## job 4465
==> flow/design.v (excerpt) <==
module microP(
    input clk,
    input reset,
    output [7:0] imem_addr,
    input [16:0] imem_data,
    output [7:0] dmem_addr,
    output [7:0] dmem_wdata,
    output dmem_we,
    input [7:0] dmem_rdata,
    input [7:0] data_in,
    output out_we,
    output [7:0] data_out_col,
    output [7:0] data_out_addr
    );
For scale: ~1,300 cells after synthesis.
clock: 6.34 ns
lec_check: 0
abc_area: 1
cap_margin: 20
cell_pad_in_sites_global_placement: 3
core_aspect_ratio: 1.05
core_margin: 9
core_utilization: 38
cts_cluster_diameter: 237
cts_cluster_size: 89
gpl_routability_driven: 0
gpl_timing_driven: 1
min_routing_layer: met1
setup_slack_margin: 1.17
slew_margin: 15
run.sh (not shown) runs the stock make flow with config.mk's settings and CLKGATE_MAP_FILE=.
Here is what was changed in the inputs of job 439 compared with job 4465.
Settings: MIN_ROUTING_LAYER no longer set, was met1; CTS_CLUSTER_DIAMETER no longer set, was 237; GPL_TIMING_DRIVEN now 0, was 1; CELL_PAD_IN_SITES_GLOBAL_PLACEMENT no longer set, was 3; CORE_MARGIN now 5, was 9; the clock period (ns, I/O delays scaled along) now 5.0, was 6.34.
--- outcome ---
- On power share of the clock group, the lower figure sits with job 439, not job 4465.
- Compared to job 4465, job 439 has worst-case setup margin in the final layout 240 ps lower.
- Summary of job 439 over job 4465: largest net degree at the start of global routing saw a decrease; worst max-slew margin expressed relative to the limit saw an increase; non-clock buffer count climbed about 110%.
- Per the comparison of job 439 with job 4465, sequential power higher; area after detailed placement now sits higher; final area higher.
- Combinational gate area for job 439 is higher than for job 4465.
> inputs changed (job 439 -> job 7943)
Settings: CTS_CLUSTER_SIZE: 89 -> 30; SLEW_MARGIN: 15 -> 20; GPL_TIMING_DRIVEN: 0 -> unset; PLACE_DENSITY: unset -> 0.37; CORE_UTILIZATION: 38 -> 53; GPL_ROUTABILITY_DRIVEN: 0 -> unset; ABC_AREA: 1 -> unset; HOLD_SLACK_MARGIN: unset -> -0.06; CORE_ASPECT_RATIO: 1.05 -> unset; CORE_MARGIN: 5 -> 8; CTS_CLUSTER_DIAMETER: unset -> 376; SETUP_SLACK_MARGIN: 1.17 -> -0.46.
--- outcome ---
Job 7943 was carried through to the last stage, and its layout satisfied the timing, DRC and antenna checks.
Summary: with job 439 as the reference, average detailed-routed wire length per instance in job 7943 moved up by more than a quarter.
Compared to job 439, job 7943 was floorplanned on a smaller die.
Relative to job 439, the post-synthesis chip area from yosys of job 7943 is lower by about 1.6%.
Of job 439 and job 7943, the run reporting the lower global-route wire length before repair was job 7943.
Internal power component, job 439 and job 7943: higher on job 439
Diff job 439 and job 7943: post-layout worst setup margin higher in job 439
The clock-pin transition on the worst setup and hold timing paths on job 7943 is in line with that on job 439.
Summary of job 7943 over job 439: total power went down about 33%, portion of the post-synthesis area used by sequential elements went up 0.74 points.

* * *

== v6 ==
microP again, from the RTL that the note above started with.
// microP
module microP(
    input clk,
    input reset,
    output [7:0] imem_addr,
    input [16:0] imem_data,
    output [7:0] dmem_addr,
    output [7:0] dmem_wdata,
    output dmem_we,
    input [7:0] dmem_rdata,
    input [7:0] data_in,
    output out_we,
    output [7:0] data_out_col,
    output [7:0] data_out_addr
    );
clock: 6.34 ns
lec_check: 0
abc_area: 0
cap_margin: 25
cell_pad_in_sites_detail_placement: 0
cell_pad_in_sites_global_placement: 1
core_margin: 3
core_utilization: 25
cts_cluster_diameter: 350
gpl_routability_driven: 1
gpl_timing_driven: 0
max_routing_layer: met5
min_routing_layer: met1
place_density_lb_addon: 0.18
setup_slack_margin: -0.29
slew_margin: 10
tns_end_percent: 80
Relative to v6, the following input files were edited for v32:
- a change of SLEW_MARGIN from 10 to 15
- a deleted GPL_TIMING_DRIVEN that had been 0
- a deleted CTS_CLUSTER_DIAMETER that had been 350
- a change of CELL_PAD_IN_SITES_GLOBAL_PLACEMENT from 1 to 0
- an added PLACE_DENSITY of 0.59
- a deleted CELL_PAD_IN_SITES_DETAIL_PLACEMENT that had been 0
- a change of CORE_UTILIZATION from 25 to 69
- a change of CORE_MARGIN from 3 to 2
- an added CTS_CLUSTER_SIZE of 33
- a deleted SETUP_SLACK_MARGIN that had been -0.29
- a change of MAX_ROUTING_LAYER from met5 to met4
- a deleted PLACE_DENSITY_LB_ADDON that had been 0.18
- a deleted GPL_ROUTABILITY_DRIVEN that had been 1
- a change of the clock period (ns, I/O delays scaled along) from 6.34 to 3.71
[summary]
Compared with v6, in v32 placement-stage cell area flat, number of gates resized after CTS up 12, total clock buffers created by CTS flat. v32 never completed; the flow aborted with a tool error in 5_1_grt.
#### Input delta (v42 over v32)
- CTS_CLUSTER_DIAMETER newly set to 346
- TNS_END_PERCENT changed from 80 to 20
- CTS_CLUSTER_SIZE changed from 33 to 88
- PLACE_DENSITY changed from 0.59 to 0.39
- CORE_MARGIN changed from 2 to 7
- CORE_UTILIZATION changed from 69 to 60
- the clock period (ns, I/O delays scaled along) changed from 3.71 to 5.23
### Flow results
v42 did not stop at any stage, and its layout met the timing, DRC and antenna checks. v42: total number of placement rows higher than v32. Area fraction in and, or, nand and nor cells after synthesis came out exactly the same in v32 and v42. In the tables for v32 and v42, post-CTS setup repair buffer count reads lower with v42.
Changes in v9 relative to v42:
- CORE_UTILIZATION now 72, was 60
- SETUP_SLACK_MARGIN now 0.46, previously not set
- CORE_MARGIN now 2, was 7
- HOLD_SLACK_MARGIN now 0.29, previously not set
- PLACE_DENSITY_LB_ADDON now 0.06, previously not set
- CTS_CLUSTER_SIZE no longer set, was 88
- SLEW_MARGIN now 0, was 15
- CTS_CLUSTER_DIAMETER no longer set, was 346
- TNS_END_PERCENT now 80, was 20
- PLACE_DENSITY no longer set, was 0.39
- CAP_MARGIN now 40, was 25
- the clock period (ns, I/O delays scaled along) now 1.78, was 5.23
## What came out
The floorplan die height in v9 is 0.850 times that in v42.
Mean instance size in the synthesized netlist: v42 vs v9 identical
Per the comparison of v9 with v42, floorplan die width decreased by 21 um relative to the old numbers, number of core rows decreased by 4 relative to the old numbers, number of cells after detailed placement increased by 152 relative to the old numbers, post-placement cell area increased by 17% relative to the old numbers.
v42 has a lower final weighted congestion in routability-driven placement than v9.
As far as synthesized area goes, v42 and v9 are indistinguishable; the numbers are identical.
Summary of v42 and v9: one run falls short of a clean finish, namely v9.
v9 never completed; the flow aborted with a tool error in 4_1_cts.
[diff] chip area, v9 relative to v42: improvement
Relative to v42, placed wire-length estimate after detailed placement has gone up in v9.
Input-level comparison between v27 and v9:
- a deleted PLACE_DENSITY_LB_ADDON that had been 0.06
- an added PLACE_DENSITY of 0.59
- a change of SLEW_MARGIN from 0 to 15
- a change of CORE_UTILIZATION from 72 to 64
- a deleted HOLD_SLACK_MARGIN that had been 0.29
- a deleted SETUP_SLACK_MARGIN that had been 0.46
- a change of CAP_MARGIN from 40 to 25
- a change of the clock period (ns, I/O delays scaled along) from 1.78 to 3.44
Notes after the runs:
- Status(v27) = ERROR, stage = 5_1_grt
- Effective utilization at floorplan down 7.3 points in v27 wrt v9
- Summary: with v9 as the reference, y dimension of the die in v27 moved up by a few percent.
- Going from v9 to v27, number of flops mapped to enable cells by yosys flat, cell count after placement down 84, weighted congestion reported at the end of routability-driven placement down about 13%, half-perimeter wire length after detailed placement down about 20%, die outline width up about 6%.
- Chip area on v27 is behind v9.
- Between v9 and v27, floorplan core area increased.
- v27 ends up with a setup slack after placement that is 1.76 ns higher than in v9.
- As far as count of port buffers added during placement goes, v9 and v27 are indistinguishable; the numbers are identical.
Input changes introduced in v51 (baseline for comparison: v27):
- PLACE_DENSITY removed (was 0.59)
- CORE_UTILIZATION changed from 64 to 72
- CAP_MARGIN changed from 25 to 20
- HOLD_SLACK_MARGIN newly set to 0.29
- PLACE_DENSITY_LB_ADDON newly set to 0.0
- SETUP_SLACK_MARGIN newly set to 0.46
- the clock period (ns, I/O delays scaled along) changed from 3.44 to 1.78
## What came out
v51 terminated abnormally: 4_1_cts reported DPL-0038. Per the comparison of v51 with v27, final weighted congestion in routability-driven placement shows an increase of about 18%, count of placed standard cells including taps shows an increase of 77, post-DP HPWL shows an increase of about 17%. Per the comparison of v51 with v27, die area shrank by 11%, y dimension of the die shrank by 5.5%. Taking v51 as 1.0, v27 lands at 0.927 on post-detailed-placement cell area. On post-synthesis mux area share, v51 and v27 are neck and neck.
Power and IR drop assume default switching activity.
